==> design.v <==
module alu(
    output[16 - 1:0] data_out,
	 output 							  valid_out,
	 output 							  cmd_out,
	 input [16 - 1:0] data_in,
	 input 							  valid_in,
	 input 							  cmd_in,
	 output 									 amm_read,
	 output[8 - 1:0] amm_address,
	 input [8 - 1:0] amm_readdata,
	 input 									 amm_waitrequest,
	 input[1:0] 							 amm_response,
	 input clk,
	 input rst_n
    );
	reg[2:0] state;
	reg[5:0] nof_operands; 				 
	reg[3:0] opcode; 						 
	reg[7:0] operand[0:63];				 
	reg error;								 
	reg[11:0] result;						 
	reg[5:0] last_index;					 
	reg[5:0] current_index;				 
	reg[5:0] nof;							 
	reg      first_indirect;			 
	reg[7:0] shiftop1, shiftop2;
	wire[1:0] mod = data_in[9:8];		 
	wire[7:0] operand_dir = data_in[7:0];
	wire[7:0] cur_address = operand[current_index];
	wire      bad_address = (cur_address > 'h0F && cur_address < 'h30) || (cur_address > 'h7F && cur_address < 'hA0);
	wire      payload_beat = valid_in && !cmd_in;
	always @(posedge clk) begin
		if(!rst_n) begin
			state <= 3'd0;
		end
		else begin
		case(state)
			3'd0: begin
						if(cmd_in == 1 && valid_in == 1) begin
							opcode <= data_in[11:8];
							nof_operands <= data_in[5:0];
							nof <= data_in[5:0];
							last_index <= 0;
							current_index <= 0;
							first_indirect <= 0;
							shiftop1 <= 0;
							shiftop2 <= 0;
							error <= 0;
							result <= (data_in[11:8] == 1) ? 12'hFFF : 12'h000;
							state <= 3'd1;
							if(data_in[5:0] == 0) begin
								error <= 1;
								state <= 3'd2;
							end
							if(data_in[5:0] != 1 && (data_in[11:8] == 4 || data_in[11:8] == 5 || data_in[11:8] == 6 || data_in[11:8] == 7)) begin
								error <= 1;
								state <= 3'd2;
							end
							if(data_in[5:0] != 2 && (data_in[11:8] == 8 || data_in[11:8] == 9))
								error <= 1;
						end
			end
			3'd1: begin
						if(payload_beat) begin
							if(mod == 2'b00) begin
								case(opcode)
									0: result <= result + operand_dir;
									1: result <= result & operand_dir;
									2:  result <= result | operand_dir;
									3: result <= result ^ operand_dir;
									4: result <= ~{4'b0, operand_dir};
									5: result <= operand_dir + 12'd1;
									6: result <= operand_dir - 12'd1;
									7: result <= ~{4'b0, operand_dir} + 12'd1;
									8, 9: begin
										if(nof == nof_operands) shiftop1 <= operand_dir;
										else shiftop2 <= operand_dir;
									end
									default: ;
								endcase
							end
							if(mod == 2'b01) begin
								operand[last_index] <= operand_dir;
								last_index <= last_index + 1;
								if(nof == nof_operands) first_indirect <= 1;
							end
							nof <= nof - 1;
							if(nof == 1) begin
								if(error || (last_index == 0 && mod != 2'b01))
									state <= 3'd2;
								else
									state <= 3'd4;
							end
						end
			end
			3'd4: begin
				if(bad_address) begin
					error <= 1;
					state <= 3'd2;
				end
				else if(amm_waitrequest == 0) begin
					if(amm_response != 2'b00) begin
						error <= 1;
						state <= 3'd2;
					end
					else begin
						current_index <= current_index + 1;
						case(opcode)
							0: result <= result + amm_readdata;
							1: result <= result & amm_readdata;
							2:  result <= result | amm_readdata;
							3: result <= result ^ amm_readdata;
							4: result <= ~{4'b0, amm_readdata};
							5: result <= amm_readdata + 12'd1;
							6: result <= amm_readdata - 12'd1;
							7: result <= ~{4'b0, amm_readdata} + 12'd1;
							8, 9: begin
								if(first_indirect && current_index == 0) shiftop1 <= amm_readdata;
								else shiftop2 <= amm_readdata;
							end
							default: ;
						endcase
						if(current_index + 1 == last_index)
							state <= 3'd2;
					end
				end
			end
			3'd2: state <= 3'd3;
			default: state <= 3'd0;
		endcase
		end
	end
	reg[16 - 1:0]  		reg_data_out;
	reg 							  		reg_valid_out;
	reg 							  		reg_cmd_out;
	reg[11:0]                     final_result;
	always @(*) begin
		final_result = result;
		if(opcode == 4 || opcode == 7)
			final_result = {4'b0, result[7:0]};
		if(opcode == 8)
			final_result = {4'b0, shiftop1} >> shiftop2;
		if(opcode == 9)
			final_result = {4'b0, shiftop1 << shiftop2};
		if(error == 1)
			final_result = 12'hBAD;
		reg_data_out = 0;
		reg_valid_out = 0;
		reg_cmd_out = 0;
		if(state == 3'd2) begin
			reg_data_out[4] = error;
			reg_data_out[3:0] = opcode;
			reg_valid_out = 1;
			reg_cmd_out = 1;
		end
		if(state == 3'd3) begin
			reg_data_out[11:0] = final_result;
			reg_valid_out = 1;
		end
	end
	assign data_out = reg_data_out;
	assign valid_out = reg_valid_out;
	assign cmd_out = reg_cmd_out;
	assign amm_address = cur_address;
	assign amm_read = (state == 3'd4) && !bad_address;
endmodule
==> run.sh <==
#!/bin/bash
# the make line also repeats each setting of config.mk as NAME=value (left out here)
make -C /OpenROAD-flow-scripts/flow DESIGN_CONFIG=/design/flow/config.mk WORK_HOME=/design/flow/orfs CLKGATE_MAP_FILE= finish
==> config.mk <==
export PLATFORM = sky130hd
export DESIGN_NAME = alu
export DESIGN_NICKNAME = alu
export VERILOG_FILES = /design/flow/design.v
export SDC_FILE = /design/flow/constraint.sdc
export NUM_CORES = 4
export LEC_CHECK = 0
export ABC_AREA = 1
export CAP_MARGIN = 20
export CORE_MARGIN = 2
export CORE_UTILIZATION = 72
export CTS_CLUSTER_SIZE = 98
export PLACE_DENSITY = 0.6
export SLEW_MARGIN = 20
==> constraint.sdc <==
create_clock -name core_clock -period 3.95 [get_ports {clk}]
set_input_delay 0.7900 -clock core_clock [delete_from_list [all_inputs] [get_ports {clk}]]
set_output_delay 0.7900 -clock core_clock [all_outputs]
set_load 0.01 [all_outputs]
==> flow_metrics.py, run 1 <==
# Generated from Yosys and OpenROAD reports
metrics = {
    "outcome": {
        "outcome": "finished with violations",
        "so.violations": "setup timing",
    },
    "synthesis": {
        "area_leaders": "edfxtp_1 63%, nand2_1 7.4%, nand3_1 5.5%",
        "synth_area_mm2": 0.02716,
        "postSynthAreaPerCell_um2": 10.39,
        "flop_cell": "edfxtp_1",
        "ys_chip_area_mm2": 0.02716,
        "logic_family": "simple AND/OR/NAND/NOR gates",
        "ys_warn_count": 1,
        "ys_sh_aoi_pct": 9.336,
        "xor_share_pct": 1.193,
        "ys_types": 48,
        "top_area_cell": "edfxtp_1",
        "yosysCellCount": 2614,
        "yosysTopAreaCellShare_pct": 63.01,
        "synth_cells": 2614,
        "edf_count": 570,
        "ys_top_cells_by_count": "570 x edfxtp_1, 532 x nand2_1, 323 x nor2_1",
        "post-synth-top-count-cell": "edfxtp_1",
        "ys_sh_adder_pct": 2.174,
        "async_flop_share_pct": 0,
        "simple_gate_share_pct": 18.70,
        "ys_seq_elements": 581,
        "ys_sh_mux_pct": 0,
        "synth_seq_share_pct": 63.82,
    },
    "sta": {
        "worst_pin_slew_ps": 1023,
        "skew_ps": 30.17,
        "finalCriticalPeriod_ps": 4018,
        "period_used_pct": 101.7,
        "fmax_mhz": 248.9,
        "postLayoutSetupSlackWorst_ps": -67.74,
        "setup_violations": 1,
        "slew-limit-headroom_pct": 31.58,
        "finalHoldViolCount": 0,
        "grt_setup_unrepaired": "yes",
        "drv_slew": 0,
    },
    "floorplan": {
        "fp-utilization_pct": 72.63,
        "coreArea_mm2": 0.03740,
        "die_x_um": 198.2,
        "die-area_mm2": 0.03930,
        "row_count": 71,
        "io_pins": 58,
        "die_h_um": 198.2,
    },
    "route": {
        "wire_per_inst_um": 25.53,
        "vias_per_cell": 6.809,
        "first_iter_violations": 3365,
        "firstDrtPassIters": 7,
        "routed_wl_um": 84160,
        "antenna_left": 0,
        "drc": 0,
        "vias": 22440,
    },
    "clock_network": {
        "path_clk_slew_ps": 60,
        "clockBufferDepth": 3,
        "ctsHoldBuffers": 0,
        "cts_buffers": 54,
        "cts-root-buf": "clkbuf_16",
        "cts_max_level": 2,
        "clock_latency_ps": 620,
        "cts_tree": "yes",
        "cts.sink_count": 581,
    },
    "setup_path": {
        "path_cells": "buf_12 -> inv_16 -> bufbuf_16 -> buf_4 -> o21ai_0 -> o22ai_1 -> o21ai_0 -> o32ai_1 -> buf_4 -> o21ai_1 -> o21ai_1 -> clkbuf_2",
        "r2r-end": "result[1]",
        "critPathSlowestCell": "o22ai_1",
        "cp_num_cells": 12,
        "rr_worst_depth": 17,
        "cp_slowest_stage_delay_ps": 380,
        "reg2reg_slack_ps": 280,
        "cpLargestDelayFamily": "buffers and inverters",
        "path_buffers": 6,
        "cp_data_arrival_time_ps": 3230,
        "startpoint_type": "register",
        "critPathCaptureType": "output port",
        "crit_path_max_fanout": 18,
        "path_class": "register to output port",
        "cp.required_ps": 3160,
        "critPathCapture": "amm_address[0]",
    },
    "pwr": {
        "top_power_group": "registers",
        "power_leakage_nw": 11.53,
        "sequentialPowerShare_pct": 49.8,
        "internal-power_mw": 10.44,
        "pwr-share-comb_pct": 10.3,
        "p_per_area_mw_per_mm2": 441.0,
        "switching_share_pct": 24.07,
        "pwr-share-clk_pct": 39.9,
        "p_clk_mw": 5.49,
        "irDropWorstVdd_v": 0.0003398,
        "p_sw_mw": 3.310,
        "powerSeq_mw": 6.85,
        "powerComb_mw": 1.41,
    },
    "finish": {
        "final_util_pct": 83.37,
        "fin_cells": 3296,
        "finish.net_count": 2815,
        "design_area_mm2": 0.03118,
        "area_delta_synth_final_pct": 14.78,
    },
    "run": {
        "cap_violations": 0,
        "warning_count": 56,
    },
    "hold_path": {
        "hold_end": "state[4]",
        "hp-start": "state[2]",
        "hp-class": "register to register",
        "holdPathStages": 2,
    },
    "grt": {
        "grt_pass1_vias": 21730,
        "track_usage_pct": 42.83,
        "antenna_found_initial": 2,
        "overflow": 0,
        "grt_pass1_wl_um": 123700,
        "grt_max_degree": 70,
    },
    "place": {
        "port_buffers": 49,
        "dpl.hpwl_um": 49000,
        "dp.cells": 3170,
        "preCtsSetupSlack_ps": 296.0,
        "gp_congestion": 1.011,
        "placed_area_mm2": 0.02872,
    },
}
## through the flow
step / hold slack, ps / power, mW / TNS (ps)
floorplan: 406.4 / 7.691 / 0
global placement: 438.8 / 8.148 / 0
detailed placement: 465.4 / 8.193 / 0
CTS: 479.1 / 13.61 / 0
global route: 496.3 / 14.04 / -117.9
finish: 477.3 / 13.75 / -67.74
## layer usage
layer	GRT usage, %	routed length [µm]
met5	0	14
met3	9.215	11160
met1	50.85	26290
met2	70.06	39830
met4	30.21	6868
## what timing repair did
| item | CTS | global route |
|---|---|---|
| gates resized | 31 | 25 |
| buffers inserted | 9 | 6 |
| setup endpoints to repair | 7 | 13 |
| pin swaps | 5 | 6 |
| gates cloned | 7 | 1 |
| endpoints found under the hold margin | 0 | 0 |
## area by class of cell
type | instances | area [µm²]
Multi-Input combinational cell | 1745 | 8693
Sequential cell | 581 | 17350
Fill cell | 1881 | 6220
Antenna cell | 1 | 2.502
Clock inverter | 33 | 414.1
Clock buffer | 69 | 1449
Timing Repair Buffer | 205 | 2052
Tap cell | 511 | 639.4
Inverter | 151 | 584.3
==> run 2: changes to the inputs <==
ABC_AREA = default   (was 1)
CAP_MARGIN = 10   (was 20)
CELL_PAD_IN_SITES_GLOBAL_PLACEMENT = 3   (was default)
CORE_ASPECT_RATIO = 0.61   (was default)
CORE_UTILIZATION = 41   (was 72)
CTS_CLUSTER_DIAMETER = 71   (was default)
CTS_CLUSTER_SIZE = default   (was 98)
GPL_ROUTABILITY_DRIVEN = 0   (was default)
MAX_ROUTING_LAYER = met4   (was default)
PLACE_DENSITY = default   (was 0.6)
PLACE_DENSITY_LB_ADDON = 0.18   (was default)
clock period = 4.57 ns   (was 3.95 ns; I/O delays follow)
==> flow_metrics.py, run 2 <==
# Generated from Yosys and OpenROAD reports
metrics = {
    "outcome": {
        "outcome": "finished clean",
    },
    "setup_path": {
        "critPathCapture": "amm_read",
        "cp_num_cells": 12,
        "cp_slowest_stage_delay_ps": 520,
        "cp_data_arrival_time_ps": 3620,
        "startpoint_type": "register",
        "path_class": "register to output port",
        "path_buffers": 5,
        "cpLargestDelayFamily": "AND-OR/OR-AND gates",
        "crit_path_frequent_cell": "buf_4",
        "critPathSlowestCell": "mux4_2",
        "r2r-end": "shiftop1[1]",
        "critPathCaptureType": "output port",
        "cp.required_ps": 3660,
        "path_cells": "buf_6 -> buf_4 -> buf_4 -> mux4_2 -> o32ai_2 -> nor3_2 -> buf_4 -> a311oi_4 -> o211ai_1 -> a21oi_2 -> nor2_2 -> clkbuf_2",
        "crit_path_max_fanout": 5,
        "reg2reg_slack_ps": 390,
        "rr_worst_depth": 15,
    },
    "hold_path": {
        "holdPathStages": 2,
        "hp-start": "current_index[1]",
        "hp-class": "register to register",
    },
    "synthesis": {
        "simple_gate_share_pct": 7.354,
        "synth_area_mm2": 0.02666,
        "yosysTopAreaCellShare_pct": 64.20,
        "ys_sh_aoi_pct": 7.204,
        "ys_types": 70,
        "ys_top_cells_by_count": "570 x edfxtp_1, 150 x mux4_2, 135 x nor2_1",
        "ys_chip_area_mm2": 0.02666,
        "synth_cells": 1730,
        "async_flop_share_pct": 0,
        "area_leaders": "edfxtp_1 64%, mux4_2 13%, ha_1 2.1%",
        "post-synth-top-count-cell": "edfxtp_1",
        "yosysCellCount": 1730,
        "flop_cell": "edfxtp_1",
        "ys_seq_elements": 581,
        "postSynthAreaPerCell_um2": 15.41,
        "ys_sh_adder_pct": 2.215,
        "edf_count": 570,
        "synth_seq_share_pct": 65.03,
        "ys_sh_mux_pct": 13.70,
        "xor_share_pct": 1.741,
        "ys_warn_count": 1,
        "top_area_cell": "edfxtp_1",
        "logic_family": "multiplexers",
    },
    "route": {
        "vias_per_cell": 5.875,
        "firstDrtPassIters": 7,
        "wire_per_inst_um": 28.78,
        "antenna_left": 0,
        "vias": 16530,
        "drc": 0,
        "routed_wl_um": 80980,
        "first_iter_violations": 2081,
    },
    "floorplan": {
        "die_h_um": 203.2,
        "coreArea_mm2": 0.06387,
        "fp-utilization_pct": 41.74,
        "io_pins": 58,
        "die_x_um": 330.5,
        "die-area_mm2": 0.06715,
        "row_count": 72,
    },
    "sta": {
        "fin_setup_tns_ps": 0,
        "finalHoldViolCount": 0,
        "drv_slew": 0,
        "period_used_pct": 99.26,
        "fmax_mhz": 220.5,
        "postLayoutSetupSlackWorst_ps": 34.02,
        "setup_violations": 0,
        "slew-limit-headroom_pct": 35.91,
        "worst_pin_slew_ps": 957.8,
        "grt_setup_unrepaired": "yes",
        "finalCriticalPeriod_ps": 4536,
        "skew_ps": 23.11,
    },
    "run": {
        "warning_count": 55,
        "cap_violations": 0,
    },
    "place": {
        "preCtsSetupSlack_ps": -93.49,
        "placed_area_mm2": 0.02896,
        "dpl.hpwl_um": 55980,
        "dp.cells": 2688,
        "port_buffers": 49,
    },
    "clock_network": {
        "cts_max_level": 2,
        "clockBufferDepth": 3,
        "path_clk_slew_ps": 60,
        "cts_buffers": 53,
        "cts_tree": "yes",
        "cts.sink_count": 581,
        "cts-root-buf": "clkbuf_16",
        "clock_latency_ps": 610,
    },
    "pwr": {
        "p_per_area_mw_per_mm2": 392.4,
        "top_power_group": "registers",
        "p_sw_mw": 2.818,
        "p_clk_mw": 5.21,
        "sequentialPowerShare_pct": 48.5,
        "pwr-share-clk_pct": 42.3,
        "powerSeq_mw": 5.98,
        "powerComb_mw": 1.14,
        "p_total_mw": 12.33,
        "irDropWorstVdd_v": 0.0002746,
        "pwr-share-comb_pct": 9.3,
        "power_leakage_nw": 10.43,
        "switching_share_pct": 22.86,
        "internal-power_mw": 9.508,
    },
    "grt": {
        "grt_pass1_wl_um": 116900,
        "grt_pass1_vias": 16120,
        "overflow": 0,
        "track_usage_pct": 25.15,
        "grt_max_degree": 66,
        "antenna_found_initial": 6,
    },
    "finish": {
        "fin_cells": 2814,
        "area_delta_synth_final_pct": 17.83,
        "finish.net_count": 1992,
        "fill_cells": 5385,
        "design_area_mm2": 0.03142,
    },
}
-- run 2: cell type report --
cell class                 instances  area, µm²  share of cell area, %
sequential                       581      17350                  55.23
multi-input combinational        994       8686                  27.65
timing repair buffer             234       2048                  6.520
clock buffer                      58       1366                  4.349
tap                              851       1065                  3.389
clock inverter                    42      699.4                  2.226
inverter                          51      191.4                 0.6094
antenna                            3      7.507                0.02390
-- run 2: metal layers --
layer | vias to the layer above | track usage, % | wire [µm]
met4 | 0 | 4.347 | 1147
met2 | 651 | 30.54 | 30900
met1 | 8581 | 40.86 | 40190
met5 | - | - | 0
li1 | 7236 | - | -
met3 | 64 | 7.431 | 8736
-- run 2: repair_timing --
item / CTS / global route
buffers inserted: 15 / 5
hold buffers: 0 / 0
endpoints found under the setup margin: 9 / 5
gates resized: 24 / 12
cloned: 1 / 1
pin swaps: 2 / 6
-- run 2: per-stage QoR --
stage | util (%) | hold slack, ps
global placement | 45.34 | 569.7
finish | 49.19 | 567.6
floorplan | - | 510.2
global route | 49.18 | 595.9
detailed placement | 45.34 | 575.7
CTS | 49.02 | 578.0
==> run 3: changes to the inputs <==
ABC_AREA = 1   (was default)
CAP_MARGIN = 20   (was 10)
CELL_PAD_IN_SITES_GLOBAL_PLACEMENT = default   (was 3)
CORE_ASPECT_RATIO = default   (was 0.61)
CORE_UTILIZATION = 72   (was 41)
CTS_CLUSTER_DIAMETER = default   (was 71)
CTS_CLUSTER_SIZE = 10   (was default)
GPL_ROUTABILITY_DRIVEN = default   (was 0)
MAX_ROUTING_LAYER = default   (was met4)
PLACE_DENSITY = 0.85   (was default)
PLACE_DENSITY_LB_ADDON = default   (was 0.18)
SETUP_SLACK_MARGIN = 0.33   (was default)
TNS_END_PERCENT = 5   (was default)
clock period = 3.95 ns   (was 4.57 ns; I/O delays follow)
==> flow_metrics.py, run 3 <==
# Generated from Yosys and OpenROAD reports
metrics = {
    "synthesis": {
        "ys_sh_mux_pct": 0,
        "async_flop_share_pct": 0,
        "ys_seq_elements": 581,
        "ys_types": 48,
        "xor_share_pct": 1.193,
        "edf_count": 570,
        "synth_cells": 2614,
        "ys_sh_aoi_pct": 9.336,
        "simple_gate_share_pct": 18.70,
        "ys_top_cells_by_count": "570 x edfxtp_1, 532 x nand2_1, 323 x nor2_1",
        "ys_chip_area_mm2": 0.02716,
        "logic_family": "simple AND/OR/NAND/NOR gates",
        "top_area_cell": "edfxtp_1",
        "synth_seq_share_pct": 63.82,
        "yosysCellCount": 2614,
        "ys_warn_count": 1,
        "postSynthAreaPerCell_um2": 10.39,
        "post-synth-top-count-cell": "edfxtp_1",
        "yosysTopAreaCellShare_pct": 63.01,
        "flop_cell": "edfxtp_1",
        "ys_sh_adder_pct": 2.174,
        "area_leaders": "edfxtp_1 63%, nand2_1 7.4%, nand3_1 5.5%",
        "synth_area_mm2": 0.02716,
    },
    "grt": {
        "grt_pass1_wl_um": 134300,
        "grt_max_degree": 70,
        "antenna_found_initial": 4,
        "overflow": 0,
        "grt_pass1_vias": 22600,
        "track_usage_pct": 46.92,
    },
    "sta": {
        "worst_pin_slew_ps": 963.7,
        "finalHoldViolCount": 0,
        "fmax_mhz": 235.3,
        "fin_setup_tns_ps": -964.0,
        "drv_slew": 0,
        "setup_violations": 5,
        "grt_setup_unrepaired": "yes",
        "worst_hold_slack_ps": 514.3,
        "finalCriticalPeriod_ps": 4250,
        "period_used_pct": 107.6,
        "slew-limit-headroom_pct": 35.26,
        "skew_ps": 34.99,
        "postLayoutSetupSlackWorst_ps": -299.5,
    },
    "finish": {
        "area.sequential_mm2": 0.01735,
        "area_delta_synth_final_pct": 17.27,
        "final_util_pct": 85.18,
        "mi_logic_area_mm2": 0.009020,
        "finish.net_count": 2851,
        "fill_cells": 1728,
        "fin_cells": 3302,
    },
    "route": {
        "wire_per_inst_um": 28.64,
        "drc": 0,
        "first_iter_violations": 4841,
        "vias_per_cell": 7.188,
        "firstDrtPassIters": 12,
        "vias": 23730,
        "routed_wl_um": 94580,
        "antenna_left": 0,
    },
    "setup_path": {
        "cp.required_ps": 3160,
        "cp_slowest_stage_delay_ps": 390,
        "cp_num_cells": 18,
        "reg2reg_slack_ps": 130,
        "rr_worst_depth": 18,
        "r2r-end": "result[2]",
        "crit_path_frequent_cell": "nand2_1",
        "cpLargestDelayFamily": "simple AND/OR/NAND/NOR gates",
        "critPathCaptureType": "output port",
        "path_cells": "buf_12 -> inv_16 -> bufbuf_16 -> nand2_1 -> nand3_1 -> nand3_1 -> nand2_1 -> nand2_1 -> nand3_2 -> nand3_2 -> nand2_4 -> buf_4 -> nand2_1 -> nand2_2 -> nand2_2 -> nand2_2 -> inv_2 -> clkdlybuf4s15_2",
        "critPathCapture": "amm_read",
        "crit_path_max_fanout": 8,
        "path_class": "register to output port",
        "startpoint_type": "register",
        "path_buffers": 6,
        "critPathSlowestCell": "dfxtp_4",
        "cp_data_arrival_time_ps": 3460,
    },
    "outcome": {
        "so.violations": "setup timing",
        "outcome": "finished with violations",
    },
    "clock_network": {
        "cts_buffers": 68,
        "ctsHoldBuffers": 0,
        "clockBufferDepth": 3,
        "path_clk_slew_ps": 60,
        "cts_max_level": 3,
        "clock_latency_ps": 600,
        "cts-root-buf": "clkbuf_16",
        "cts.sink_count": 581,
        "cts_tree": "yes",
    },
    "pwr": {
        "sequentialPowerShare_pct": 48.9,
        "powerSeq_mw": 6.85,
        "internal-power_mw": 10.44,
        "powerComb_mw": 1.62,
        "pwr-share-clk_pct": 39.5,
        "top_power_group": "registers",
        "p_clk_mw": 5.53,
        "pwr-share-comb_pct": 11.6,
        "p_sw_mw": 3.561,
        "power_leakage_nw": 11.81,
        "switching_share_pct": 25.43,
        "irDropWorstVdd_v": 0.0003679,
        "p_per_area_mw_per_mm2": 439.6,
    },
    "floorplan": {
        "die_h_um": 198.2,
        "coreArea_mm2": 0.03740,
        "die-area_mm2": 0.03930,
        "row_count": 71,
        "die_x_um": 198.2,
        "io_pins": 58,
        "fp-utilization_pct": 72.63,
    },
    "hold_path": {
        "hold_end": "state[4]",
        "hp-class": "register to register",
        "hp-start": "state[2]",
        "holdPathStages": 2,
    },
    "place": {
        "dp.cells": 3173,
        "gp_congestion": 1.067,
        "preCtsSetupSlack_ps": 165.2,
        "port_buffers": 49,
        "dpl.hpwl_um": 50060,
    },
    "run": {
        "cap_violations": 0,
        "warning_count": 55,
    },
}
run 3: routing by layer:
| metal | GRT usage (%) | wire length [µm] | up-vias | share of wire, % |
|---|---|---|---|---|
| met1 | 55.86 | 28380 | 10760 | 30 |
| met4 | 34.64 | 9878 | 6 | 10 |
| li1 | - | - | 9542 | - |
| met2 | 73.93 | 41830 | 2634 | 44 |
| met3 | 12.62 | 14450 | 794 | 15 |
| met5 | 0 | 45 | - | 0.048 |
run 3: cell type report:
type | count | share of cell area (%)
sequential | 581 | 54.45
multi-input combinational | 1745 | 28.31
timing repair buffer | 224 | 7.608
clock buffer | 80 | 5.550
tap | 511 | 2.007
inverter | 151 | 1.862
clock inverter | 5 | 0.09819
timing repair inverter | 3 | 0.09819
antenna | 2 | 0.01571
run 3: what timing repair did:
item	CTS	global route
buffers inserted	20	4
resized	130	48
endpoints found under the hold margin	0	0
pin swaps	28	8
cloned	16	2
endpoints found under the setup margin	20	37
run 3: through the flow:
step	cell area, µm²	total power [mW]
after floorplan	27180	7.691
final	31860	14.00
after global placement	28720	8.149
after CTS	31580	13.67
after detailed placement	28720	8.199
after global routing	31850	14.19
==> run 4: changes to the inputs <==
ABC_AREA = default   (was 1)
CELL_PAD_IN_SITES_GLOBAL_PLACEMENT = 0   (was default)
CORE_ASPECT_RATIO = 0.61   (was default)
CTS_CLUSTER_SIZE = 47   (was 10)
GPL_ROUTABILITY_DRIVEN = 0   (was default)
MAX_ROUTING_LAYER = met5   (was default)
PLACE_DENSITY = default   (was 0.85)
PLACE_DENSITY_LB_ADDON = 0.0   (was default)
SETUP_SLACK_MARGIN = 1.11   (was 0.33)
TNS_END_PERCENT = default   (was 5)
clock period = 3.9 ns   (was 3.95 ns; I/O delays follow)
==> flow_metrics.py, run 4 <==
# Generated from Yosys and OpenROAD reports
metrics = {
    "sta": {
        "worst_hold_slack_ps": 552.7,
        "fmax_mhz": 227.4,
        "finalCriticalPeriod_ps": 4397,
        "grt_setup_unrepaired": "yes",
        "postLayoutSetupSlackWorst_ps": -496.8,
        "skew_ps": 54.07,
        "period_used_pct": 112.7,
        "slew-limit-headroom_pct": 24.22,
        "finalHoldViolCount": 0,
        "worst_pin_slew_ps": 1129,
        "drv_slew": 0,
        "setup_violations": 48,
    },
    "floorplan": {
        "row_count": 54,
        "die_x_um": 250.4,
        "io_pins": 58,
        "fp-utilization_pct": 73.89,
        "die_h_um": 154.3,
        "coreArea_mm2": 0.03608,
        "die-area_mm2": 0.03863,
    },
    "synthesis": {
        "synth_area_mm2": 0.02666,
        "synth_cells": 1730,
        "top_area_cell": "edfxtp_1",
        "ys_sh_adder_pct": 2.215,
        "edf_count": 570,
        "ys_chip_area_mm2": 0.02666,
        "ys_top_cells_by_count": "570 x edfxtp_1, 150 x mux4_2, 135 x nor2_1",
        "synth_seq_share_pct": 65.03,
        "simple_gate_share_pct": 7.354,
        "postSynthAreaPerCell_um2": 15.41,
        "ys_seq_elements": 581,
        "ys_types": 70,
        "xor_share_pct": 1.741,
        "ys_sh_aoi_pct": 7.204,
        "ys_warn_count": 1,
        "ys_sh_mux_pct": 13.70,
        "area_leaders": "edfxtp_1 64%, mux4_2 13%, ha_1 2.1%",
        "yosysCellCount": 1730,
        "flop_cell": "edfxtp_1",
        "post-synth-top-count-cell": "edfxtp_1",
        "yosysTopAreaCellShare_pct": 64.20,
        "logic_family": "multiplexers",
        "async_flop_share_pct": 0,
    },
    "place": {
        "port_buffers": 49,
        "placed_area_mm2": 0.02882,
        "dp.cells": 2333,
        "dpl.hpwl_um": 50910,
    },
    "outcome": {
        "outcome": "finished with violations",
        "so.violations": "setup timing",
    },
    "finish": {
        "design_area_mm2": 0.03219,
        "fin_cells": 2538,
        "area_delta_synth_final_pct": 20.74,
        "finish.net_count": 2096,
    },
    "clock_network": {
        "clock_latency_ps": 650,
        "cts_buffers": 49,
        "cts.sink_count": 581,
        "ctsHoldBuffers": 0,
        "cts_max_level": 2,
        "path_clk_slew_ps": 70,
        "clockBufferDepth": 3,
        "cts-root-buf": "clkbuf_16",
        "cts_tree": "yes",
    },
    "route": {
        "drc": 0,
        "vias_per_cell": 8.214,
        "antenna_left": 0,
        "vias": 20850,
        "wire_per_inst_um": 38.25,
        "routed_wl_um": 97080,
        "firstDrtPassIters": 34,
        "first_iter_violations": 5021,
    },
    "setup_path": {
        "cp_num_cells": 12,
        "startpoint_type": "register",
        "reg2reg_slack_ps": -310,
        "critPathCapture": "amm_read",
        "rr_worst_depth": 19,
        "critPathSlowestCell": "mux4_2",
        "cp.required_ps": 3120,
        "cpLargestDelayFamily": "AND-OR/OR-AND gates",
        "cp_data_arrival_time_ps": 3620,
        "path_cells": "buf_6 -> buf_12 -> buf_16 -> buf_8 -> mux4_2 -> a22oi_2 -> nand2_1 -> a32o_2 -> a211o_1 -> a21oi_4 -> nor2_2 -> buf_2",
        "crit_path_max_fanout": 6,
        "path_buffers": 5,
        "critPathCaptureType": "output port",
        "path_class": "register to output port",
        "cp_slowest_stage_delay_ps": 620,
    },
    "grt": {
        "grt_max_degree": 70,
        "track_usage_pct": 47.67,
        "antenna_found_initial": 13,
        "grt_pass1_vias": 19260,
        "grt_pass1_wl_um": 130700,
        "overflow": 0,
    },
    "pwr": {
        "pwr-share-comb_pct": 12.8,
        "top_power_group": "registers",
        "sequentialPowerShare_pct": 51.4,
        "p_total_mw": 13.60,
        "powerSeq_mw": 6.99,
        "p_per_area_mw_per_mm2": 422.5,
        "p_sw_mw": 3.553,
        "powerComb_mw": 1.74,
        "pwr-share-clk_pct": 35.8,
        "switching_share_pct": 26.13,
        "p_clk_mw": 4.87,
        "internal-power_mw": 10.05,
        "power_leakage_nw": 10.94,
        "irDropWorstVdd_v": 0.0004234,
    },
    "hold_path": {
        "holdPathStages": 1,
        "hold_end": "operand[63][3]",
        "hp-start": "data_in[3]",
        "hp-class": "input port to register",
    },
    "run": {
        "cap_violations": 0,
        "warning_count": 57,
    },
}
## run 4: what timing repair did
item	4_1_cts	5_1_grt
cloned	3	0
buffers inserted	85	23
gates resized	258	71
pin swaps	67	43
setup endpoints to repair	79	252
## run 4: area by class of cell
| type | instances | area (µm²) |
|---|---|---|
| Tap cell | 476 | 595.6 |
| Sequential cell | 581 | 17350 |
| Antenna cell | 5 | 12.51 |
| Inverter | 51 | 196.4 |
| Clock inverter | 27 | 170.2 |
| Timing Repair Buffer | 341 | 3073 |
| Fill cell | 1278 | 3890 |
| Multi-Input combinational cell | 995 | 9494 |
| Clock buffer | 62 | 1296 |
## run 4: metrics by stage
stage,setup slack [ps],util (%),setup TNS [ps]
2_1_floorplan,486.8,-,0
3_3_place_gp,33.69,79.89,0
3_5_place_dp,-15.82,79.89,-18.15
4_1_cts,-183.5,87.78,-620.2
5_1_grt,-465.5,89.19,-9184
6_report,-496.8,89.22,-8510
## run 4: per-layer routing
metal,vias up,GRT usage (%),wire [µm]
met5,-,0.4969,155
met1,9782,64.67,29890
li1,7435,-,-
met2,2755,69.58,40280
met3,863,18.41,18750
met4,12,21.87,7996
==> run 5: changes to the inputs <==
ABC_AREA = 0   (was default)
CAP_MARGIN = 25   (was 20)
CELL_PAD_IN_SITES_DETAIL_PLACEMENT = 1   (was default)
CELL_PAD_IN_SITES_GLOBAL_PLACEMENT = default   (was 0)
CORE_ASPECT_RATIO = default   (was 0.61)
CORE_MARGIN = 8   (was 2)
CORE_UTILIZATION = 40   (was 72)
CTS_CLUSTER_DIAMETER = 268   (was default)
CTS_CLUSTER_SIZE = default   (was 47)
GPL_ROUTABILITY_DRIVEN = default   (was 0)
HOLD_SLACK_MARGIN = 0.27   (was default)
MAX_ROUTING_LAYER = default   (was met5)
MIN_ROUTING_LAYER = met2   (was default)
PLACE_DENSITY_LB_ADDON = 0.2   (was 0.0)
SETUP_SLACK_MARGIN = default   (was 1.11)
clock period = 5.68 ns   (was 3.9 ns; I/O delays follow)
==> flow_metrics.py, run 5 <==
# Generated from Yosys and OpenROAD reports
metrics = {
    "synthesis": {
        "yosysTopAreaCellShare_pct": 64.20,
        "top_area_cell": "edfxtp_1",
        "ys_sh_mux_pct": 13.70,
        "xor_share_pct": 1.741,
        "synth_seq_share_pct": 65.03,
        "synth_area_mm2": 0.02666,
        "area_leaders": "edfxtp_1 64%, mux4_2 13%, ha_1 2.1%",
        "ys_seq_elements": 581,
        "logic_family": "multiplexers",
        "flop_cell": "edfxtp_1",
        "synth_cells": 1730,
        "ys_sh_adder_pct": 2.215,
        "ys_chip_area_mm2": 0.02666,
        "yosysCellCount": 1730,
        "postSynthAreaPerCell_um2": 15.41,
        "ys_types": 70,
        "post-synth-top-count-cell": "edfxtp_1",
        "async_flop_share_pct": 0,
        "edf_count": 570,
        "simple_gate_share_pct": 7.354,
        "ys_top_cells_by_count": "570 x edfxtp_1, 150 x mux4_2, 135 x nor2_1",
        "ys_sh_aoi_pct": 7.204,
        "ys_warn_count": 1,
    },
    "floorplan": {
        "die-area_mm2": 0.07517,
        "coreArea_mm2": 0.06586,
        "io_pins": 58,
        "fp-utilization_pct": 40.48,
        "row_count": 94,
        "die_h_um": 274.2,
        "die_x_um": 274.2,
    },
    "setup_path": {
        "critPathCapture": "amm_read",
        "crit_path_max_fanout": 29,
        "rr_worst_depth": 11,
        "startpoint_type": "register",
        "path_class": "register to output port",
        "cp_slowest_stage_delay_ps": 760,
        "cp_num_cells": 9,
        "path_buffers": 2,
        "cpLargestDelayFamily": "AND-OR/OR-AND gates",
        "cp.required_ps": 4540,
        "critPathCaptureType": "output port",
        "reg2reg_slack_ps": 1070,
        "r2r-end": "result[8]",
        "critPathSlowestCell": "dfxtp_4",
        "cp_data_arrival_time_ps": 4580,
        "path_cells": "buf_4 -> or3b_2 -> o22ai_1 -> a211oi_1 -> a311oi_1 -> a211o_1 -> a21oi_2 -> nor2_1 -> clkdlybuf4s50_1",
    },
    "sta": {
        "postLayoutSetupSlackWorst_ps": -33.43,
        "skew_ps": 44.46,
        "period_used_pct": 100.6,
        "finalHoldViolCount": 0,
        "fmax_mhz": 175.0,
        "slew-limit-headroom_pct": 26.21,
        "grt_setup_unrepaired": "no",
        "drv_slew": 0,
        "setup_violations": 1,
        "worst_hold_slack_ps": 603.9,
        "finalCriticalPeriod_ps": 5713,
        "worst_pin_slew_ps": 1103,
    },
    "pwr": {
        "powerSeq_mw": 4.82,
        "sequentialPowerShare_pct": 50.1,
        "pwr-share-comb_pct": 8.8,
        "irDropWorstVdd_v": 0.0002608,
        "top_power_group": "registers",
        "power_leakage_nw": 9.677,
        "switching_share_pct": 24.04,
        "p_clk_mw": 3.95,
        "p_sw_mw": 2.312,
        "internal-power_mw": 7.307,
        "p_per_area_mw_per_mm2": 318.7,
        "powerComb_uw": 844,
        "pwr-share-clk_pct": 41.1,
        "p_total_mw": 9.619,
    },
    "hold_path": {
        "hp-class": "register to register",
        "hp-start": "state[2]",
        "hold_end": "state[4]",
        "holdPathStages": 1,
    },
    "place": {
        "port_buffers": 49,
        "dpl.hpwl_um": 50620,
        "dp.cells": 2597,
        "placed_area_mm2": 0.02816,
        "gp_congestion": 0.9273,
    },
    "clock_network": {
        "path_clk_slew_ps": 70,
        "cts_buffers": 60,
        "ctsHoldBuffers": 0,
        "cts_tree": "yes",
        "cts_max_level": 2,
        "clock_latency_ps": 660,
        "cts-root-buf": "clkbuf_16",
        "cts.sink_count": 581,
        "clockBufferDepth": 3,
    },
    "finish": {
        "design_area_mm2": 0.03019,
        "area_delta_synth_final_pct": 13.23,
        "final_util_pct": 45.83,
        "fin_cells": 2715,
        "finish.net_count": 1881,
    },
    "grt": {
        "track_usage_pct": 30.69,
        "grt_pass1_wl_um": 115900,
        "grt_max_degree": 76,
        "antenna_found_initial": 1,
        "grt_pass1_vias": 24770,
        "overflow": 0,
    },
    "route": {
        "vias_per_cell": 7.818,
        "firstDrtPassIters": 8,
        "antenna_left": 0,
        "drc": 0,
        "first_iter_violations": 3972,
        "vias": 21230,
        "routed_wl_um": 78840,
        "wire_per_inst_um": 29.04,
    },
    "run": {
        "cap_violations": 0,
        "warning_count": 53,
    },
    "outcome": {
        "outcome": "finished with violations",
        "so.violations": "setup timing",
    },
}
run 5: layout make-up:
type | count | area [µm²]
Timing Repair Buffer | 116 | 1016
Inverter | 51 | 191.4
Clock buffer | 67 | 1528
Tap cell | 864 | 1081
Clock inverter | 40 | 385.4
Fill cell | 6456 | 35680
Antenna cell | 2 | 5.005
Sequential cell | 581 | 17350
Multi-Input combinational cell | 994 | 8632
run 5: what timing repair did:
action	4_1_cts	5_1_grt
setup endpoints to repair	0	1
buffers inserted	0	2
resized	0	2
run 5: metal layers:
layer	wire length (µm)	track usage [%]	share of wire (%)	up-vias
li1	-	-	-	6945
met1	0	-	0	7145
met2	41050	38.16	52	6529
met3	32190	40.13	41	589
met4	5205	5.089	6.6	18
met5	382	5.786	0.48	-
run 5: per-stage QoR:
step / TNS, ps / worst slack, ps
global placement: 0 / 751.0
finish: -33.43 / -33.43
CTS: 0 / 45.47
floorplan: 0 / 1579
global route: 0 / 47.22
detailed placement: 0 / 765.0
==> run 6: changes to the inputs <==
ABC_AREA = 1   (was 0)
CAP_MARGIN = 20   (was 25)
CELL_PAD_IN_SITES_DETAIL_PLACEMENT = default   (was 1)
CORE_ASPECT_RATIO = 0.91   (was default)
CORE_MARGIN = 2   (was 8)
CORE_UTILIZATION = 72   (was 40)
CTS_CLUSTER_DIAMETER = default   (was 268)
CTS_CLUSTER_SIZE = 12   (was default)
HOLD_SLACK_MARGIN = default   (was 0.27)
MIN_ROUTING_LAYER = default   (was met2)
PLACE_DENSITY = 0.6   (was default)
PLACE_DENSITY_LB_ADDON = default   (was 0.2)
clock period = 8.74 ns   (was 5.68 ns; I/O delays follow)
==> flow_metrics.py, run 6 <==
# Generated from Yosys and OpenROAD reports
metrics = {
    "finish": {
        "area_delta_synth_final_pct": 8.130,
        "fill_cells": 2204,
        "finish.net_count": 2689,
        "fin_cells": 3122,
    },
    "clock_network": {
        "cts_resized": 0,
        "path_clk_slew_ps": 60,
        "cts_max_level": 2,
        "clockBufferDepth": 3,
        "ctsHoldBuffers": 0,
        "cts.sink_count": 581,
        "cts_buffers": 56,
        "cts_tree": "yes",
        "post_cts_buffers": 0,
        "cts-root-buf": "clkbuf_16",
        "clock_latency_ps": 610,
    },
    "grt": {
        "grt_pass1_vias": 19890,
        "track_usage_pct": 37.66,
        "antenna_found_initial": 1,
        "grt_pass1_wl_um": 113300,
        "grt_max_degree": 141,
        "overflow": 0,
    },
    "synthesis": {
        "xor_share_pct": 1.193,
        "top_area_cell": "edfxtp_1",
        "post-synth-top-count-cell": "edfxtp_1",
        "edf_count": 570,
        "ys_top_cells_by_count": "570 x edfxtp_1, 532 x nand2_1, 323 x nor2_1",
        "synth_seq_share_pct": 63.82,
        "logic_family": "simple AND/OR/NAND/NOR gates",
        "ys_seq_elements": 581,
        "area_leaders": "edfxtp_1 63%, nand2_1 7.4%, nand3_1 5.5%",
        "ys_types": 48,
        "ys_sh_aoi_pct": 9.336,
        "ys_sh_mux_pct": 0,
        "ys_chip_area_mm2": 0.02716,
        "ys_sh_adder_pct": 2.174,
        "simple_gate_share_pct": 18.70,
        "flop_cell": "edfxtp_1",
        "yosysCellCount": 2614,
        "synth_cells": 2614,
        "ys_warn_count": 1,
        "postSynthAreaPerCell_um2": 10.39,
        "synth_area_mm2": 0.02716,
        "async_flop_share_pct": 0,
        "yosysTopAreaCellShare_pct": 63.01,
    },
    "route": {
        "firstDrtPassIters": 6,
        "routed_wl_um": 73490,
        "vias": 20790,
        "wire_per_inst_um": 23.54,
        "antenna_left": 0,
        "drc": 0,
        "vias_per_cell": 6.659,
        "first_iter_violations": 3499,
    },
    "setup_path": {
        "crit_path_max_fanout": 140,
        "critPathCapture": "amm_read",
        "path_buffers": 4,
        "critPathCaptureType": "output port",
        "cp_slowest_stage_delay_ps": 930,
        "startpoint_type": "register",
        "cpLargestDelayFamily": "buffers and inverters",
        "crit_path_frequent_cell": "nand2_1",
        "path_class": "register to output port",
        "rr_worst_depth": 16,
        "critPathSlowestCell": "dfxtp_4",
        "cp_data_arrival_time_ps": 4910,
        "reg2reg_slack_ps": 3790,
        "path_cells": "inv_6 -> buf_12 -> nand2_1 -> nand3_1 -> nand3_1 -> nand2_1 -> nand2_1 -> nand3_1 -> nand3_1 -> nand2_2 -> o21ai_1 -> nand2_1 -> nand2_1 -> nand2_1 -> inv_1 -> clkdlybuf4s50_1",
        "cp.required_ps": 6990,
        "r2r-end": "result[4]",
        "cp_num_cells": 16,
    },
    "sta": {
        "slew-limit-headroom_pct": 27.46,
        "grt_setup_unrepaired": "no",
        "period_used_pct": 76.18,
        "skew_ps": 25.29,
        "finalCriticalPeriod_ps": 6658,
        "drv_slew": 0,
        "setup_violations": 0,
        "fin_setup_tns_ps": 0,
        "finalHoldViolCount": 0,
        "fmax_mhz": 150.2,
        "worst_pin_slew_ps": 1088,
        "worst_hold_slack_ps": 485.5,
    },
    "floorplan": {
        "fp-utilization_pct": 73.31,
        "row_count": 67,
        "io_pins": 58,
        "die-area_mm2": 0.03930,
        "die_h_um": 189.3,
        "die_x_um": 207.6,
        "coreArea_mm2": 0.03705,
    },
    "pwr": {
        "powerSeq_mw": 3.11,
        "sequentialPowerShare_pct": 52.9,
        "p_sw_mw": 1.398,
        "top_power_group": "registers",
        "irDropWorstVdd_v": 0.0002448,
        "internal-power_mw": 4.480,
        "powerComb_uw": 526,
        "p_per_area_mw_per_mm2": 200.1,
        "p_clk_mw": 2.24,
        "switching_share_pct": 23.78,
        "pwr-share-clk_pct": 38.1,
        "pwr-share-comb_pct": 8.9,
        "power_leakage_nw": 10.49,
    },
    "place": {
        "dpl.hpwl_um": 45100,
        "port_buffers": 49,
        "gp_congestion": 0.9994,
        "dp.cells": 3037,
    },
    "outcome": {
        "outcome": "finished clean",
    },
    "hold_path": {
        "hold_end": "state[4]",
        "hp-start": "state[2]",
        "hp-class": "register to register",
        "holdPathStages": 2,
    },
    "run": {
        "warning_count": 61,
        "cap_violations": 0,
    },
}
[run 6: final cells by class]
cell class / count / area (µm²) / area share, %
flip-flops and latches: 581 / 17350 / 59.05
multi-input cells: 1745 / 8556 / 29.13
clock buffers: 75 / 1473 / 5.014
repair buffers: 77 / 673.1 / 2.292
well taps: 483 / 604.3 / 2.057
inverters: 151 / 573.1 / 1.951
clock inverters: 9 / 146.4 / 0.4984
diodes: 1 / 2.502 / 0.008519
[run 6: stage by stage]
stage                     area (µm²)  total power [mW]  util, %  setup slack, ps
after CTS                      29370             5.852    79.27             2280
after global routing           29370             6.015    79.27             1939
after floorplan                27180             3.476        -             4974
after global placement         27750             3.651    74.88             3032
after detailed placement       27750             3.670    74.90             2933
final                          29370             5.877    79.27             2082
[run 6: per-layer routing]
layer  up-vias  track usage (%)  routed length (µm)
li1       9215                -                   -
met1      9772            54.58               27590
met2      1580            57.53               33350
met3       222            7.879                9993
met4         0            13.50                2559
met5         -                0                   0
==> run 7: changes to the inputs <==
ABC_AREA = default   (was 1)
CAP_MARGIN = 5   (was 20)
CORE_ASPECT_RATIO = default   (was 0.91)
CTS_CLUSTER_SIZE = default   (was 12)
PLACE_DENSITY = 0.66   (was 0.6)
SETUP_SLACK_MARGIN = 1.4   (was default)
clock period = 4.7 ns   (was 8.74 ns; I/O delays follow)
==> flow_metrics.py, run 7 <==
# Generated from Yosys and OpenROAD reports
metrics = {
    "pwr": {
        "p_sw_mw": 2.994,
        "p_per_area_mw_per_mm2": 366.8,
        "powerComb_mw": 1.36,
        "p_clk_mw": 4.51,
        "powerSeq_mw": 5.81,
        "switching_share_pct": 25.63,
        "pwr-share-clk_pct": 38.6,
        "pwr-share-comb_pct": 11.6,
        "internal-power_mw": 8.687,
        "power_leakage_nw": 10.75,
        "irDropWorstVdd_v": 0.0004490,
        "sequentialPowerShare_pct": 49.7,
        "p_total_mw": 11.68,
        "top_power_group": "registers",
    },
    "setup_path": {
        "cp_data_arrival_time_ps": 4000,
        "cpLargestDelayFamily": "AND-OR/OR-AND gates",
        "crit_path_max_fanout": 8,
        "critPathCapture": "amm_read",
        "path_class": "register to output port",
        "r2r-end": "shiftop2[2]",
        "cp_num_cells": 9,
        "path_cells": "buf_6 -> bufbuf_16 -> mux4_2 -> o22ai_2 -> o22ai_4 -> a211o_1 -> a21oi_4 -> nor2_4 -> buf_6",
        "crit_path_frequent_cell": "buf_6",
        "startpoint_type": "register",
        "cp.required_ps": 3760,
        "critPathCaptureType": "output port",
        "path_buffers": 3,
        "critPathSlowestCell": "o22ai_2",
        "reg2reg_slack_ps": 160,
        "cp_slowest_stage_delay_ps": 690,
        "rr_worst_depth": 15,
    },
    "grt": {
        "grt_pass1_vias": 18360,
        "antenna_found_initial": 9,
        "track_usage_pct": 44.54,
        "grt_pass1_wl_um": 122000,
        "grt_max_degree": 76,
        "overflow": 0,
    },
    "synthesis": {
        "ys_chip_area_mm2": 0.02666,
        "xor_share_pct": 1.741,
        "postSynthAreaPerCell_um2": 15.41,
        "ys_sh_adder_pct": 2.215,
        "synth_cells": 1730,
        "yosysTopAreaCellShare_pct": 64.20,
        "synth_area_mm2": 0.02666,
        "async_flop_share_pct": 0,
        "edf_count": 570,
        "simple_gate_share_pct": 7.354,
        "ys_warn_count": 1,
        "ys_sh_aoi_pct": 7.204,
        "yosysCellCount": 1730,
        "ys_seq_elements": 581,
        "top_area_cell": "edfxtp_1",
        "area_leaders": "edfxtp_1 64%, mux4_2 13%, ha_1 2.1%",
        "logic_family": "multiplexers",
        "ys_types": 70,
        "ys_top_cells_by_count": "570 x edfxtp_1, 150 x mux4_2, 135 x nor2_1",
        "ys_sh_mux_pct": 13.70,
        "synth_seq_share_pct": 65.03,
        "flop_cell": "edfxtp_1",
        "post-synth-top-count-cell": "edfxtp_1",
    },
    "sta": {
        "finalCriticalPeriod_ps": 4938,
        "grt_setup_unrepaired": "yes",
        "fin_setup_tns_ps": -237.7,
        "fmax_mhz": 202.5,
        "slew-limit-headroom_pct": 21.69,
        "period_used_pct": 105.1,
        "drv_slew": 0,
        "setup_violations": 1,
        "worst_pin_slew_ps": 1170,
        "finalHoldViolCount": 0,
        "skew_ps": 46.17,
        "postLayoutSetupSlackWorst_ps": -237.7,
    },
    "clock_network": {
        "path_clk_slew_ps": 70,
        "clock_latency_ps": 670,
        "cts_buffers": 55,
        "cts.sink_count": 581,
        "clockBufferDepth": 3,
        "cts_tree": "yes",
        "cts_max_level": 2,
        "cts-root-buf": "clkbuf_16",
    },
    "run": {
        "warning_count": 58,
        "cap_violations": 0,
    },
    "outcome": {
        "so.violations": "setup timing",
        "outcome": "finished with violations",
    },
    "route": {
        "vias": 19650,
        "antenna_left": 0,
        "drc": 0,
        "wire_per_inst_um": 37.53,
        "routed_wl_um": 93150,
        "first_iter_violations": 4210,
        "vias_per_cell": 7.919,
        "firstDrtPassIters": 13,
    },
    "finish": {
        "fill_cells": 1369,
        "mi_logic_area_mm2": 0.009220,
        "finish.net_count": 2038,
        "area_delta_synth_final_pct": 19.43,
        "area.sequential_mm2": 0.01735,
    },
    "hold_path": {
        "hp-class": "register to register",
        "holdPathStages": 2,
        "hp-start": "current_index[1]",
    },
    "place": {
        "preCtsSetupSlack_ps": 362.8,
        "dpl.hpwl_um": 43550,
        "gp_congestion": 0.9621,
        "port_buffers": 49,
    },
    "floorplan": {
        "coreArea_mm2": 0.03652,
        "die_x_um": 196.4,
        "die-area_mm2": 0.03858,
        "fp-utilization_pct": 73.00,
        "row_count": 70,
        "die_h_um": 196.4,
        "io_pins": 58,
    },
}
run 7: cell type report:
cell class                 count  share of cell area [%]
clock buffer                  66                   4.452
tap                          468                   1.839
sequential                   581                   54.50
timing repair buffer         277                   8.574
clock inverter                37                   1.018
antenna                        7                 0.05501
inverter                      51                  0.6091
multi-input combinational    995                   28.96
run 7: repair_timing:
| action | in CTS | in global routing |
|---|---|---|
| hold buffers | 0 | 0 |
| setup endpoints to repair | 100 | 363 |
| pin swaps | 54 | 49 |
| gates cloned | 6 | 0 |
| hold endpoints to repair | 0 | 0 |
| buffers inserted | 89 | 34 |
| resized | 219 | 72 |
run 7: routing by layer:
layer / vias up / global-route usage, % / wire [µm]
li1: 7305 / - / -
met1: 9300 / 56.26 / 27390
met2: 2312 / 69.85 / 42160
met3: 727 / 12.77 / 14530
met4: 10 / 26.29 / 8910
met5: - / 0.3831 / 156
run 7: metrics by stage:
stage               instance area, µm²  std cells  util (%)  hold WS, ps
floorplan                        26800       1733         -        510.2
global placement                 28020       2243     76.73        540.9
detailed placement               28020       2243     76.73        555.6
CTS                              31300       2441     85.69        621.1
global route                     31830       2477     87.15        658.0
finish                           31840       2482     87.18        643.8
==> run 8: changes to the inputs <==
CAP_MARGIN = 20   (was 5)
SETUP_SLACK_MARGIN = default   (was 1.4)
clock period = 6.3 ns   (was 4.7 ns; I/O delays follow)
==> flow_metrics.py, run 8 <==
# Generated from Yosys and OpenROAD reports
metrics = {
    "outcome": {
        "outcome": "finished clean",
    },
    "synthesis": {
        "ys_sh_aoi_pct": 7.204,
        "ys_sh_adder_pct": 2.215,
        "post-synth-top-count-cell": "edfxtp_1",
        "ys_types": 70,
        "edf_count": 570,
        "ys_seq_elements": 581,
        "flop_cell": "edfxtp_1",
        "postSynthAreaPerCell_um2": 15.41,
        "async_flop_share_pct": 0,
        "yosysTopAreaCellShare_pct": 64.20,
        "area_leaders": "edfxtp_1 64%, mux4_2 13%, ha_1 2.1%",
        "synth_seq_share_pct": 65.03,
        "simple_gate_share_pct": 7.354,
        "top_area_cell": "edfxtp_1",
        "logic_family": "multiplexers",
        "synth_cells": 1730,
        "xor_share_pct": 1.741,
        "ys_chip_area_mm2": 0.02666,
        "ys_top_cells_by_count": "570 x edfxtp_1, 150 x mux4_2, 135 x nor2_1",
        "synth_area_mm2": 0.02666,
        "ys_warn_count": 1,
        "ys_sh_mux_pct": 13.70,
        "yosysCellCount": 1730,
    },
    "setup_path": {
        "critPathCaptureType": "output port",
        "cpLargestDelayFamily": "AND-OR/OR-AND gates",
        "path_buffers": 2,
        "path_cells": "mux4_2 -> mux2i_1 -> a21oi_1 -> a311oi_1 -> o211ai_1 -> a21oi_1 -> buf_4 -> nor2_1 -> clkdlybuf4s50_1",
        "cp_num_cells": 9,
        "critPathSlowestCell": "dfxtp_4",
        "path_class": "register to output port",
        "reg2reg_slack_ps": 1340,
        "startpoint_type": "register",
        "cp.required_ps": 5040,
        "crit_path_frequent_cell": "a21oi_1",
        "r2r-end": "result[2]",
        "crit_path_max_fanout": 57,
        "cp_data_arrival_time_ps": 4660,
        "cp_slowest_stage_delay_ps": 990,
        "critPathCapture": "amm_read",
        "rr_worst_depth": 10,
    },
    "sta": {
        "fin_setup_tns_ps": 0,
        "fmax_mhz": 169.0,
        "finalCriticalPeriod_ps": 5918,
        "period_used_pct": 93.94,
        "setup_violations": 0,
        "grt_setup_unrepaired": "no",
        "drv_slew": 0,
        "finalHoldViolCount": 0,
        "worst_pin_slew_ps": 1081,
        "slew-limit-headroom_pct": 27.70,
        "skew_ps": 21.01,
    },
    "floorplan": {
        "die-area_mm2": 0.03858,
        "io_pins": 58,
        "die_h_um": 196.4,
        "die_x_um": 196.4,
        "row_count": 70,
        "fp-utilization_pct": 73.00,
        "coreArea_mm2": 0.03652,
    },
    "place": {
        "dpl.hpwl_um": 42100,
        "port_buffers": 49,
        "gp_congestion": 0.9534,
        "dp.cells": 2179,
    },
    "route": {
        "vias_per_cell": 7.326,
        "firstDrtPassIters": 8,
        "wire_per_inst_um": 30.78,
        "antenna_left": 0,
        "first_iter_violations": 3020,
        "drc": 0,
        "vias": 16710,
        "routed_wl_um": 70210,
        "n_antenna_cell": 0,
    },
    "hold_path": {
        "hp-class": "register to register",
        "hp-start": "current_index[1]",
        "holdPathStages": 2,
    },
    "clock_network": {
        "path_clk_slew_ps": 60,
        "clock_latency_ps": 610,
        "cts_resized": 0,
        "cts-root-buf": "clkbuf_16",
        "cts_buffers": 55,
        "cts.sink_count": 581,
        "post_cts_buffers": 0,
        "ctsHoldBuffers": 0,
        "cts_max_level": 2,
        "cts_tree": "yes",
        "clockBufferDepth": 3,
    },
    "grt": {
        "track_usage_pct": 37.39,
        "overflow": 0,
        "grt_pass1_wl_um": 103800,
        "grt_pass1_vias": 16260,
        "antenna_found_initial": 3,
        "grt_max_degree": 74,
    },
    "pwr": {
        "sequentialPowerShare_pct": 53.2,
        "pwr-share-comb_pct": 8.7,
        "switching_share_pct": 23.56,
        "internal-power_mw": 6.230,
        "powerComb_uw": 706,
        "powerSeq_mw": 4.34,
        "power_leakage_nw": 9.380,
        "p_clk_mw": 3.11,
        "irDropWorstVdd_v": 0.0002589,
        "pwr-share-clk_pct": 38.1,
        "p_per_area_mw_per_mm2": 279.7,
        "p_sw_mw": 1.920,
        "top_power_group": "registers",
    },
    "run": {
        "cap_violations": 0,
        "warning_count": 55,
    },
    "finish": {
        "area_delta_synth_final_pct": 9.292,
        "finish.net_count": 1845,
        "fin_cells": 2281,
    },
}
==> run 8: per-stage QoR <==
step | util (%) | setup WS, ps | power (mW) | area, µm² | hold slack [ps]
after global routing | 79.78 | 242.8 | 8.319 | 29140 | 645.7
after floorplan | - | 2075 | 4.837 | 26670 | 510.2
final | 79.78 | 381.9 | 8.150 | 29140 | 612.6
after CTS | 79.78 | 491.7 | 8.135 | 29140 | 613.7
after global placement | 75.22 | 1247 | 5.076 | 27470 | 553.7
after detailed placement | 75.25 | 1155 | 5.096 | 27480 | 602.0
==> run 8: final cells by class <==
cell class                 count  area [µm²]
clock buffer                  69        1450
multi-input combinational    994        8625
clock inverter                33       205.2
tap                          468       585.6
timing repair buffer          85       733.2
sequential                   581       17350
fill                        1898        7385
inverter                      51       191.4
==> run 8: routing by layer <==
| metal | track usage [%] | vias up | share of wire (%) |
|---|---|---|---|
| met2 | 59.98 | 1279 | 48 |
| met1 | 52.71 | 8315 | 36 |
| li1 | - | 6917 | - |
| met5 | 0 | - | 0.040 |
| met4 | 13.92 | 4 | 4.1 |
| met3 | 6.639 | 196 | 11 |
==> run 9: changes to the inputs <==
CAP_MARGIN = 10   (was 20)
CELL_PAD_IN_SITES_GLOBAL_PLACEMENT = 3   (was default)
CORE_ASPECT_RATIO = 0.61   (was default)
CORE_UTILIZATION = 41   (was 72)
GPL_ROUTABILITY_DRIVEN = 1   (was default)
MAX_ROUTING_LAYER = met4   (was default)
PLACE_DENSITY = default   (was 0.66)
PLACE_DENSITY_LB_ADDON = 0.18   (was default)
clock period = 4.92 ns   (was 6.3 ns; I/O delays follow)
==> flow_metrics.py, run 9 <==
# Generated from Yosys and OpenROAD reports
metrics = {
    "setup_path": {
        "crit_path_max_fanout": 12,
        "r2r-end": "result[3]",
        "critPathCapture": "amm_address[2]",
        "cp_num_cells": 7,
        "cp_data_arrival_time_ps": 3830,
        "cp.required_ps": 3940,
        "crit_path_frequent_cell": "mux4_2",
        "critPathSlowestCell": "mux4_2",
        "critPathCaptureType": "output port",
        "path_cells": "buf_12 -> buf_6 -> buf_8 -> mux4_2 -> mux4_2 -> mux4_2 -> clkdlybuf4s50_1",
        "path_buffers": 4,
        "cpLargestDelayFamily": "multiplexers",
        "cp_slowest_stage_delay_ps": 620,
        "rr_worst_depth": 12,
        "startpoint_type": "register",
        "path_class": "register to output port",
        "reg2reg_slack_ps": 870,
    },
    "hold_path": {
        "holdPathStages": 2,
        "hp-class": "register to register",
        "hp-start": "current_index[1]",
    },
    "synthesis": {
        "ys_warn_count": 1,
        "edf_count": 570,
        "ys_seq_elements": 581,
        "postSynthAreaPerCell_um2": 15.41,
        "async_flop_share_pct": 0,
        "yosysCellCount": 1730,
        "logic_family": "multiplexers",
        "xor_share_pct": 1.741,
        "ys_top_cells_by_count": "570 x edfxtp_1, 150 x mux4_2, 135 x nor2_1",
        "synth_cells": 1730,
        "post-synth-top-count-cell": "edfxtp_1",
        "ys_types": 70,
        "ys_chip_area_mm2": 0.02666,
        "synth_seq_share_pct": 65.03,
        "ys_sh_mux_pct": 13.70,
        "synth_area_mm2": 0.02666,
        "ys_sh_adder_pct": 2.215,
        "top_area_cell": "edfxtp_1",
        "flop_cell": "edfxtp_1",
        "yosysTopAreaCellShare_pct": 64.20,
        "area_leaders": "edfxtp_1 64%, mux4_2 13%, ha_1 2.1%",
        "ys_sh_aoi_pct": 7.204,
        "simple_gate_share_pct": 7.354,
    },
    "pwr": {
        "sequentialPowerShare_pct": 52.1,
        "p_clk_mw": 4.10,
        "top_power_group": "registers",
        "switching_share_pct": 23.69,
        "irDropWorstVdd_v": 0.0002387,
        "powerSeq_mw": 5.56,
        "pwr-share-comb_pct": 9.4,
        "internal-power_mw": 8.136,
        "p_sw_mw": 2.526,
        "p_per_area_mw_per_mm2": 350.1,
        "powerComb_mw": 1.00,
        "power_leakage_nw": 9.885,
        "pwr-share-clk_pct": 38.5,
        "p_total_mw": 10.66,
    },
    "floorplan": {
        "fp-utilization_pct": 41.74,
        "die-area_mm2": 0.06715,
        "io_pins": 58,
        "row_count": 72,
        "die_x_um": 330.5,
        "coreArea_mm2": 0.06387,
        "die_h_um": 203.2,
    },
    "grt": {
        "track_usage_pct": 24.57,
        "grt_pass1_wl_um": 114600,
        "overflow": 0,
        "grt_pass1_vias": 15640,
        "grt_max_degree": 74,
        "antenna_found_initial": 4,
    },
    "clock_network": {
        "cts_buffers": 54,
        "cts-root-buf": "clkbuf_16",
        "clockBufferDepth": 3,
        "cts_tree": "yes",
        "path_clk_slew_ps": 70,
        "cts.sink_count": 581,
        "clock_latency_ps": 600,
        "cts_max_level": 2,
    },
    "place": {
        "preCtsSetupSlack_ps": 444.0,
        "port_buffers": 49,
        "dpl.hpwl_um": 55530,
        "gp_congestion": 0.8523,
        "dp.cells": 2647,
        "placed_area_mm2": 0.02865,
    },
    "sta": {
        "finalHoldViolCount": 0,
        "setup_violations": 0,
        "period_used_pct": 97.84,
        "finalCriticalPeriod_ps": 4814,
        "worst_pin_slew_ps": 1103,
        "fmax_mhz": 207.7,
        "postLayoutSetupSlackWorst_ps": 106.5,
        "drv_slew": 0,
        "slew-limit-headroom_pct": 26.21,
        "skew_ps": 18.32,
        "grt_setup_unrepaired": "yes",
    },
    "route": {
        "firstDrtPassIters": 6,
        "drc": 0,
        "first_iter_violations": 2087,
        "routed_wl_um": 79510,
        "vias_per_cell": 5.960,
        "antenna_left": 0,
        "wire_per_inst_um": 28.92,
        "vias": 16390,
        "n_antenna_cell": 0,
    },
    "run": {
        "cap_violations": 0,
        "warning_count": 54,
    },
    "finish": {
        "area_delta_synth_final_pct": 14.23,
        "final_util_pct": 47.68,
        "design_area_mm2": 0.03045,
        "finish.net_count": 1933,
        "fin_cells": 2749,
    },
    "outcome": {
        "outcome": "finished clean",
    },
}
run 9: area by class of cell:
class                           instances  area (µm²)
Sequential cell                       581       17350
Inverter                               51       191.4
Tap cell                              851        1065
Clock inverter                         31       269.0
Timing Repair Buffer                  174        1523
Clock buffer                           67        1421
Multi-Input combinational cell        994        8636
Fill cell                            5459       33420
run 9: stage by stage:
step	TNS (ps)	hold WS, ps
3_3_place_gp	0	652.2
4_1_cts	0	671.1
6_report	0	667.9
2_1_floorplan	0	510.2
5_1_grt	-8.482	721.7
3_5_place_dp	0	656.6
run 9: metal layers:
metal	GRT usage, %	share of wire (%)
met2	29.76	38
met4	3.588	1.2
met3	6.838	10
met5	-	0
met1	40.54	50
run 9: timing repair:
item / CTS / global route
endpoints found under the setup margin: 5 / 4
pin swaps: 0 / 0
setup buffers: 2 / 1
hold buffers: 0 / 0
cloned: 1 / 0
resized: 4 / 7
No activity file was given, so power comes from the tool's default toggle rates.
